==> build 18 <==
==> flow/design.v <==
`timescale 1ns / 1ps
module debounce_one_shot(
    input CLK,
    input EN,
    input RST,
    input BTN,
    output logic DB_BTN
    );
    localparam logic [7:0] c_LOW_GOING_HIGH_CLOCKS = 8'h19;  
    localparam logic [7:0] c_HIGH_GOING_LOW_CLOCKS = 8'h33;  
    localparam logic [7:0] c_ONE_SHOT_CLOCKS       = 8'h01;  
    typedef enum { ST_init, ST_BTN_low, ST_BTN_low_to_high, ST_BTN_high, ST_BTN_high_to_low, ST_one_shot} STATES;
    STATES NS, PS;
    logic [7:0] s_db_count;
    logic s_count_rst, s_count_inc;
    always_ff @(posedge CLK) begin
        if (RST == 1'b1)
            s_db_count <= 8'h00;
        else if (EN == 1'b1) begin
            if (s_count_rst == 1'b1)
                s_db_count <= 8'h00;
            else if (s_count_inc == 1'b1)
                s_db_count <= s_db_count + 1;
        end
    end
    always_ff @(posedge CLK) begin
       if (RST == 1'b1)
           PS <= ST_init;
       else if (EN == 1'b1)
           PS <= NS; 
    end
    always_comb begin
        NS = ST_init;
        DB_BTN = 1'b0;
        s_count_rst = 1'b0;
        s_count_inc = 1'b0;
        case (PS)
            ST_init: begin           
                NS = ST_BTN_low;
                DB_BTN = 1'b0;
                s_count_rst = 1'b1;
            end
            ST_BTN_low: begin    
                if (BTN == 1'b1) begin        
                    NS = ST_BTN_low_to_high;  
                    s_count_inc = 1'b1;        
                end
                else begin
                    NS = ST_BTN_low;         
                    s_count_rst = 1'b1;
                end
            end
            ST_BTN_low_to_high: begin    
                if (BTN == 1'b1) begin   
                    if (s_db_count == c_LOW_GOING_HIGH_CLOCKS) begin 
                        NS = ST_BTN_high;
                        s_count_rst = 1'b1;
                    end
                    else begin           
                        NS = ST_BTN_low_to_high;
                        s_count_inc = 1'b1;
                    end
                end
                else begin               
                    NS = ST_BTN_low;
                    s_count_rst = 1'b1;
                end
            end
            ST_BTN_high: begin           
                if (BTN == 1'b1) begin 
                    NS = ST_BTN_high;
                    s_count_rst = 1'b1;
                end
                else begin               
                    NS = ST_BTN_high_to_low;
                    s_count_inc = 1'b1;
                end
            end
            ST_BTN_high_to_low: begin
                if (BTN == 1'b0) begin   
                    if (s_db_count == c_HIGH_GOING_LOW_CLOCKS) begin 
                        NS = ST_one_shot;
                        s_count_rst = 1'b1;
                    end
                    else begin           
                        NS = ST_BTN_high_to_low;
                        s_count_inc = 1'b1;
                    end
                end
                else begin               
                    NS = ST_BTN_high;
                    s_count_rst = 1'b1;
                end 
            end
            ST_one_shot: begin   
                if (s_db_count == c_ONE_SHOT_CLOCKS) begin  
                    NS = ST_init;
                    s_count_rst = 1'b1;
                    DB_BTN = 1'b0;
                end
                else begin               
                    NS = ST_one_shot;
                    s_count_inc = 1'b1;
                    DB_BTN = 1'b1;
                end
            end
            default: begin               
                NS = ST_init;
                s_count_rst = 1'b1;
                s_count_inc = 1'b0;
                DB_BTN = 1'b0;
            end
        endcase
    end
endmodule
`timescale 1ns / 1ps
module position_mover(   
    input RBTN,  
    input LBTN,  
    input clock,
    input en,
    input reset,
    input rst,
    output [2:0] columnPosition
    );
    logic [2:0] position;
    always_ff @(posedge clock) begin
        if (reset)
            position <= 3'b011;
        else if (!en)
            position <= position;
        else if (rst)
            position <= 3'b011;
        else begin
            if(RBTN && !LBTN && position < 6)        
                position <= position + 1;
            else if (LBTN && !RBTN && position > 0)  
                position <= position - 1;
        end
    end   
    assign columnPosition = position;  
endmodule
`timescale 1ns / 1ps
module game_state(
    input clock,
    input en,                                
    input reset,                             
    input rst,                               
    input select,                            
    input [2:0] columnPosition,
    output logic [7:0][7:0] green_grid,        
    output logic [7:0][7:0] blue_grid        
    );
    reg turn;     
    always_ff @ (posedge clock) begin 
        if (reset)
            turn <= 0;
        else if (!en)
            turn <= turn;
        else if (rst)                                 
            turn <= 0;
        else begin
            if (select)                          
                turn <= ~turn;
        end
    end
    reg [7:0] topRow;
    always_comb begin
        case (columnPosition)
            3'b000: topRow = 8'b01111111;                
            3'b001: topRow = 8'b10111111;                
            3'b010: topRow = 8'b11011111;
            3'b011: topRow = 8'b11101111;
            3'b100: topRow = 8'b11110111;
            3'b101: topRow = 8'b11111011;
            3'b110: topRow = 8'b11111101;
            default: topRow = 8'b11111111;
        endcase;
    end
    reg [6:0][2:0] columnCount;                  
    always_ff @ (posedge clock) begin
        if (reset) begin
            for(int i = 0; i < 7; i ++) begin 
                columnCount[i] <= 3'b000; 
            end
        end
        else if (!en) begin
        end
        else if (rst) begin                                 
            for(int i = 0; i < 7; i ++) begin 
                columnCount[i] <= 3'b000; 
            end
        end    
        else begin
            if(select && columnCount[columnPosition] < 5)   
                columnCount[columnPosition] <= columnCount[columnPosition] + 1;
        end
    end
    always_ff @ (posedge clock) begin
      if (reset) begin
        for(int i = 0; i < 8; i++) begin
            green_grid[i] <= 8'b11111111;
            blue_grid[i] <= 8'b11111111;
        end
      end
      else if (en) begin
        case (turn)
            (1'b0): begin 
                    green_grid[0] <= topRow;
                    blue_grid[0] <= 8'b11111111;
             end
            (1'b1): begin
                blue_grid[0] <= topRow;
                green_grid[0] <= 8'b11111111;
             end
        endcase
        if (rst) begin                           
            for(int i = 1; i < 8; i++) begin
                green_grid[i] <= 8'b11111111;
                blue_grid[i] <= 8'b11111111;
            end
        end 
        else begin
            if (select) begin                    
                case (turn)
                    (1'b0):  green_grid[7 - columnCount[columnPosition]][7 - columnPosition] <= 1'b0; 
                    (1'b1): blue_grid[7 - columnCount[columnPosition]][7 - columnPosition] <= 1'b0;
                endcase
            end
        end
      end
    end
endmodule
`timescale 1ns / 1ps
module matrix_driver(
    input clock,  
    input en,
    input reset,
    input [7:0][7:0] green_grid, blue_grid,        
    output logic [7:0] green_driver, blue_driver, row_driver    
    );
    logic [2:0] count;                           
    always_ff @ (posedge clock) begin
        if (reset)
            count <= 3'b000;
        else if (en)
            count <= count + 3'b001;
    end
    always @ (*)  begin                           
        case (count)                             
            3'b000: row_driver = 8'b00000001;        
            3'b001: row_driver = 8'b00000010;       
            3'b010: row_driver = 8'b00000100;
            3'b011: row_driver = 8'b00001000;
            3'b100: row_driver = 8'b00010000;
            3'b101: row_driver = 8'b00100000;
            3'b110: row_driver = 8'b01000000;
            3'b111: row_driver = 8'b10000000;
            default: row_driver = 8'b00000000;
        endcase
    end
    assign green_driver = green_grid[count];         
    assign blue_driver = blue_grid[count];
endmodule
`timescale 1ns / 1ps
module connect_four(
    input clock,
    input reset,                        
    input rbtn, lbtn, mbtn, bbtn,
    output logic [7:0] row, greenColumn, blueColumn  
    );
    logic inter_clock, db_mbtn, db_bbtn, db_lbtn, db_rbtn;
    logic [7:0][7:0] blue_gridTest, green_gridTest;
    logic [2:0] position;
    logic [7:0] topRow;
    clk_div MYCLOCK (
        .clk(clock),
        .reset(reset),
        .sclk(inter_clock)
    );   
    debounce_one_shot debouncer1 (
        .CLK(clock),
        .EN(inter_clock),
        .RST(reset),
        .BTN(mbtn),
        .DB_BTN(db_mbtn)
    );
    debounce_one_shot debouncer2 (
        .CLK(clock),
        .EN(inter_clock),
        .RST(reset),
        .BTN(bbtn),
        .DB_BTN(db_bbtn)
    );
    debounce_one_shot debouncer3 (   
        .CLK(clock),
        .EN(inter_clock),
        .RST(reset),
        .BTN(rbtn),
        .DB_BTN(db_rbtn)
    );
    debounce_one_shot debouncer4 (   
        .CLK(clock),
        .EN(inter_clock),
        .RST(reset),
        .BTN(lbtn),
        .DB_BTN(db_lbtn)
    );
    position_mover mover(
        .RBTN(db_rbtn),
        .LBTN(db_lbtn),
        .rst(db_bbtn),
        .clock(clock),
        .en(inter_clock),
        .reset(reset),
        .columnPosition(position)
    );
    game_state game(
        .clock(clock),
        .en(inter_clock),
        .reset(reset),
        .rst(db_bbtn),
        .select(db_mbtn),
        .columnPosition(position),
        .green_grid(green_gridTest),
        .blue_grid(blue_gridTest)
    );
    matrix_driver driver (
        .clock(clock),
        .en(inter_clock),
        .reset(reset),
        .blue_grid(blue_gridTest),
        .green_grid(green_gridTest),
        .green_driver(greenColumn),
        .blue_driver(blueColumn),
        .row_driver(row)
    );
endmodule
module clk_div (
    input clk,
    input reset,
    output sclk
    );
  localparam integer MAX_COUNT = 60; 
  integer div_cnt;
  reg tmp_clk; 
   always @ (posedge clk)              
   begin
         if (reset)
         begin
            tmp_clk <= 0;
            div_cnt <= 0;
         end else if (div_cnt == MAX_COUNT) 
         begin
            tmp_clk <= ~tmp_clk; 
            div_cnt <= 0;
         end else
            div_cnt <= div_cnt + 1;  
   end 
   assign sclk = (div_cnt == MAX_COUNT) && !tmp_clk; 
endmodule
==> flow/run.sh <==
#!/bin/bash
# the make line also repeats each setting of config.mk as NAME=value (left out here)
make -C /OpenROAD-flow-scripts/flow DESIGN_CONFIG=/design/flow/config.mk WORK_HOME=/design/flow/orfs CLKGATE_MAP_FILE= finish
==> flow/config.mk <==
export PLATFORM = sky130hd
export DESIGN_NAME = connect_four
export DESIGN_NICKNAME = connect_four
export VERILOG_FILES = /design/flow/design.v
export SDC_FILE = /design/flow/constraint.sdc
export NUM_CORES = 4
export LEC_CHECK = 0
export ABC_AREA = 1
export CAP_MARGIN = 20
export CORE_MARGIN = 2
export CORE_UTILIZATION = 72
export CTS_CLUSTER_DIAMETER = 97
export CTS_CLUSTER_SIZE = 13
export PLACE_DENSITY_LB_ADDON = 0.14
export SETUP_SLACK_MARGIN = 0.14
export SLEW_MARGIN = 20
==> flow/constraint.sdc <==
create_clock -name core_clock -period 2.74 [get_ports {clock}]
set_input_delay 0.5480 -clock core_clock [delete_from_list [all_inputs] [get_ports {clock}]]
set_output_delay 0.5480 -clock core_clock [all_outputs]
set_load 0.01 [all_outputs]
==> trial 75 (differences from build 18) <==
Settings changed: ABC_AREA 1 to default, CTS_CLUSTER_DIAMETER 97 to default, CTS_CLUSTER_SIZE 13 to 42, PLACE_DENSITY_LB_ADDON 0.14 to 0.01, SETUP_SLACK_MARGIN 0.14 to 2.29.
==> flow/constraint.sdc (replaced) <==
create_clock -name core_clock -period 8.0 [get_ports {clock}]
set_input_delay 1.6000 -clock core_clock [delete_from_list [all_inputs] [get_ports {clock}]]
set_output_delay 1.6000 -clock core_clock [all_outputs]
set_load 0.01 [all_outputs]
==> results <==
- Trial 75 produced a clean layout. Build 18 finished but failed the layout checks on negative setup slack.
- Between build 18 and trial 75, the lower register-to-register slack is in build 18 (gap 3.7 ns).
- In trial 75 the total power is lower than in build 18, by 63%.
- Clock power: trial 75 is smaller than build 18 (58%).
- Routed wire length: trial 75 is lower than build 18 (about 26%).
- Of build 18 and trial 75, build 18 has the higher critical path depth (gap 14).
- Between build 18 and trial 75, the lower sequential share of layout area is in build 18 (gap 5.1 points).
- In trial 75 the global-route usage is lower than in build 18, by 3.4 points.
==> figures <==
quantity	build 18	trial 75
Reg2reg path depth	18	14
Hold depth	3	1
Endpoint of the most critical register-to-register path	game.green_grid[19]	game.green_grid[12]
Cts repair resizes	37	0
Met3 track demand over resource in global routing	5.197%	5.404%
Final design area excluding fillers	15,450 sq um	13,350 sq um
Data required time at the worst endpoint	3.16 ns	6.40 ns
Path class of the lowest-slack min-delay path	input pin to flip-flop	flip-flop to flip-flop
Outcome	complete, but fails checks	timing/DRC/antenna clean
Reasons for failing layout checks	negative setup slack	-
Total power	6810 uW	2507 uW
Maximum number of pins on one net before global-route repair	81	97
Final Non-Filler Cells	2,242	1,589
Detailed Route Iter0 Violations	1,846	1,240
Most frequently used cell type in the post-synthesis netlist	nand2_1	dfxtp_1
Pre-CTS worst setup slack	-0.003560 ns	3.678 ns
Compound Share, Synth	17.61%	18.50%

========
==> inputs of v35 <==
RTL: the design.v shown in full above, as it stands there.
export LEC_CHECK = 0
export CAP_MARGIN = 0
export CELL_PAD_IN_SITES_DETAIL_PLACEMENT = 0
export CELL_PAD_IN_SITES_GLOBAL_PLACEMENT = 0
export CORE_ASPECT_RATIO = 0.55
export CORE_MARGIN = 2
export CORE_UTILIZATION = 70
export CTS_CLUSTER_DIAMETER = 42
export CTS_CLUSTER_SIZE = 35
export GPL_TIMING_DRIVEN = 1
export PLACE_DENSITY_LB_ADDON = 0.08
export SETUP_SLACK_MARGIN = 1.27
export SLEW_MARGIN = 20
export TNS_END_PERCENT = 40
create_clock -name core_clock -period 4.98 [get_ports {clock}]
run.sh (not shown) runs the stock make flow with config.mk's settings and CLKGATE_MAP_FILE=.
==> inputs of v30, as changes to v35 <==
Settings changed: CAP_MARGIN 0 to 20, CELL_PAD_IN_SITES_DETAIL_PLACEMENT 0 to default, CELL_PAD_IN_SITES_GLOBAL_PLACEMENT 0 to default, CORE_ASPECT_RATIO 0.55 to default, CORE_UTILIZATION 70 to 40, CTS_CLUSTER_DIAMETER 42 to default, CTS_CLUSTER_SIZE 35 to default, GPL_TIMING_DRIVEN 1 to default, PLACE_DENSITY from default to 0.6, PLACE_DENSITY_LB_ADDON 0.08 to default, SETUP_SLACK_MARGIN 1.27 to 0.76, TNS_END_PERCENT 40 to default.
==> flow/constraint.sdc (replaced) <==
create_clock -name core_clock -period 4.94 [get_ports {clock}]
set_input_delay 0.9880 -clock core_clock [delete_from_list [all_inputs] [get_ports {clock}]]
set_output_delay 0.9880 -clock core_clock [all_outputs]
set_load 0.01 [all_outputs]
==> inputs of v6, as changes to v35 <==
Settings changed: CAP_MARGIN 0 to 20, CORE_MARGIN 2 to 3, CORE_UTILIZATION 70 to 72, CTS_CLUSTER_DIAMETER 42 to 90, CTS_CLUSTER_SIZE 35 to default, SETUP_SLACK_MARGIN 1.27 to default.
==> flow/constraint.sdc (replaced) <==
create_clock -name core_clock -period 2.85 [get_ports {clock}]
set_input_delay 0.5700 -clock core_clock [delete_from_list [all_inputs] [get_ports {clock}]]
set_output_delay 0.5700 -clock core_clock [all_outputs]
set_load 0.01 [all_outputs]
==> comparison <==
v30 finished clean. v6 ran to the end with violations: negative setup slack. v35 produced a clean layout. Of v35 and v6, v35 has the higher sequential share of layout area (gap 3.5 points). Combinational power: v30 is smaller than v35 (about 1%). In v35 the utilization is lower than in v6, by 12 points. Of v30 and v6, v6 has the higher via count (gap 20%, measured against v6). Critical path depth: v30 is lower than v6 (10). In synthesized area, v30 and v35 do not differ. Between v30 and v6, the lower clock-buffer cell count is in v6 (gap 14). In v6 the worst hold slack is lower than in v30, by 6.7 ps. In v6 the sequential power is larger than in v35, by 75%. Clock power: v6 > v30 > v35.
==> figures <==
| metric | v35 | v6 | v30 |
|---|---|---|---|
| Crit share post-route | 72.79% | 106.8% | 81.65% |
| Grt peak-use layer | met1 | met2 | met2 |
| Number of logic stages on the critical path including buffering | 16 | 14 | 4 |
| Combinational group power | 0.0000693 W | - | 0.0000685 W |
| Endpoint required time on the critical path | 5370 ps | 3250 ps | 3950 ps |
| Row cnt | 35 | 34 | 64 |
| Reg2Reg Depth | 16 | 14 | 14 |
| Met1 capacity usage during global routing | 55.12% | 61.69% | 28.91% |
| Metal3 WL | 4205 microns | 7564 microns | 1573 microns |
| Outcome | finished clean | complete, but fails checks | finished clean |
| Reasons for failing layout checks | - | negative setup slack | - |
| Register fraction of the total cell area | 37.81% | 34.35% | 36.75% |
| Total routed wire length on the met1 layer | 15,540 microns | 16,140 microns | 15,480 microns |
| Clock network area share | 4.812% | 5.650% | 6.968% |
| Total Power Consumption | 0.003707 W | 0.007211 W | 0.004257 W |
| Slowest stage delay, CP | 430 ps | 510 ps | 830 ps |
| Estimated wirelength of the detail-placed design | 23,510 microns | 25,540 microns | 21,910 microns |
| Highest routing layer actually used | met5 | met5 | met4 |
| Global-route met2 utilization | 49.65% | 65.52% | 31.96% |
| Inserted Diodes | 0 | 0 | 1 |
| Pin count of the biggest net entering global routing | 65 | 89 | 77 |
| Worst setup slack for register-to-register paths | 1360 ps | -190 ps | 1050 ps |
Power and IR drop assume default switching activity.
